Design FIR_low_pass_filter, start of the top module:
module FIR_low_pass_filter(
	input clk,
	input rst,
	input [7:0]FIR_IN,
	output reg [16:0]FIR_OUT
);
Size in the first run: ~200 flip-flops, roughly 27 I/O pins, ~15,000 sq um of cells after synthesis.
==> flow/config.mk <==
export PLATFORM = sky130hd
export DESIGN_NAME = FIR_low_pass_filter
export DESIGN_NICKNAME = FIR_low_pass_filter
export VERILOG_FILES = /design/flow/design.v
export SDC_FILE = /design/flow/constraint.sdc
export NUM_CORES = 4
export LEC_CHECK = 0
export ABC_AREA = 0
export CAP_MARGIN = 10
export CELL_PAD_IN_SITES_DETAIL_PLACEMENT = 1
export CORE_MARGIN = 9
export CORE_UTILIZATION = 70
export CTS_CLUSTER_DIAMETER = 284
export CTS_CLUSTER_SIZE = 82
export GPL_TIMING_DRIVEN = 1
export HOLD_SLACK_MARGIN = 0.13
export PLACE_DENSITY_LB_ADDON = 0.28
export SETUP_SLACK_MARGIN = 0.13
export SLEW_MARGIN = 25
export TNS_END_PERCENT = 30
==> flow/constraint.sdc <==
create_clock -name core_clock -period 3.65 [get_ports {clk}]
set_input_delay 0.7300 -clock core_clock [delete_from_list [all_inputs] [get_ports {clk}]]
set_output_delay 0.7300 -clock core_clock [all_outputs]
set_load 0.01 [all_outputs]
run.sh (not shown) runs the stock make flow with config.mk's settings and CLKGATE_MAP_FILE=.
The first run stopped in detailed placement on DPL-0033.
Next try:
Settings changed: ABC_AREA 0 to unset, CAP_MARGIN 10 to 20, CELL_PAD_IN_SITES_DETAIL_PLACEMENT 1 to unset, CORE_MARGIN 9 to 2, CORE_UTILIZATION 70 to 40, CTS_CLUSTER_DIAMETER 284 to unset, CTS_CLUSTER_SIZE 82 to unset, GPL_TIMING_DRIVEN 1 to unset, HOLD_SLACK_MARGIN 0.13 to unset, PLACE_DENSITY_LB_ADDON 0.28 to unset, SETUP_SLACK_MARGIN 0.13 to unset, SLEW_MARGIN 25 to 20, TNS_END_PERCENT 30 to unset.
Clock period 3.65 ns to 4.56 ns, I/O delays scaled along.
Outcome:
- The changed run finished with timing, DRC and antenna clean
- synthesized area does not change
- die area is higher by 44%
- synthesized cell count is unchanged
Next try:
Settings changed: CORE_UTILIZATION 40 to 72, SETUP_SLACK_MARGIN set to -0.16.
Clock period 4.56 ns to 3.84 ns, I/O delays scaled along.
The changed run finished but fails on setup timing; global-route usage grows by 15 points; non-clock buffer count rises by 45; synthesized cell count is unchanged; synthesized area stays the same; sequential share of layout area drops by 0.61 points.

* * *

## red
FIR_low_pass_filter again, from the RTL that the note above started with.
Design FIR_low_pass_filter, start of the top module:
module FIR_low_pass_filter(
	input clk,
	input rst,
	input [7:0]FIR_IN,
	output reg [16:0]FIR_OUT
);
clock: 3.71 ns
lec_check: 0
abc_area: 1
cap_margin: 20
core_aspect_ratio: 1.19
core_margin: 2
core_utilization: 72
cts_cluster_diameter: 400
place_density_lb_addon: 0.01
slew_margin: 20
tns_end_percent: 50
red had finished all stages when the layout checks came back failing, citing setup timing.
The following lists how blue was set up differently from red:
Settings: removing CORE_ASPECT_RATIO (formerly 1.19); setting SETUP_SLACK_MARGIN to 0.88 for the first time; removing TNS_END_PERCENT (formerly 50); changing CTS_CLUSTER_DIAMETER from 400 to 26; removing ABC_AREA (formerly 1); changing the clock period (ns, I/O delays scaled along) from 3.71 to 3.05.
### Flow results
Of red and blue, the run reporting the higher post-detailed-placement cell area was blue. Between red and blue, the average size of a mapped cell is lower for red. Comparing red and blue, synthesized-area fraction occupied by xor and xnor cells is higher on blue. Cmp blue vs red: chip area estimate from yosys synthesis lower in blue. Looking at number of cells in the design after placement, blue sits 228 lower than red does. Measured against each other, red and blue differ in post-synthesis cell count, the lower figure coming from blue. Area after synthesis went down by a few percent going from red to blue. Taking red as 1.0, blue lands at 1.8 on count of unique library cells instantiated by Yosys. On die size, red loses to blue. Comparing setup fix buffers added after clock tree synthesis for red and blue, the bigger number came from blue. Status: mux cell area share after synthesis parity (red, blue). The flow ran to completion for all of red and blue but blue, which stopped partway. Final checks on red, whose flow otherwise completed, came back failing, citing setup timing. In the summary table, blue is marked failed, with error DPL-0038 raised in global routing (5_1_grt).
Input-level comparison between green and blue:
Settings: a deleted CTS_CLUSTER_DIAMETER that had been 26; a deleted PLACE_DENSITY_LB_ADDON that had been 0.01; a change of SETUP_SLACK_MARGIN from 0.88 to -0.23; a change of the clock period (ns, I/O delays scaled along) from 3.05 to 3.49.
Notes after the runs:
STATUS run=green STAGES=ALL_DONE FINAL_CHECKS=FAILED CAUSE=setup timing. Delta (green minus blue): number of core rows held, detailed placement HPWL down 2800 um, placed cell count down 71, net count of the mapped netlist comparable, post-synthesis sequential element count essentially unchanged. On green: post-detailed-placement cell area is about 6% lower than what blue gave. Diff blue -> green | post-cts gate resize count | down by more than half. Relative to blue, pre-CTS setup slack increased by 0.36 ns in green. Post-CTS setup repair buffer count was higher in the run labelled blue.
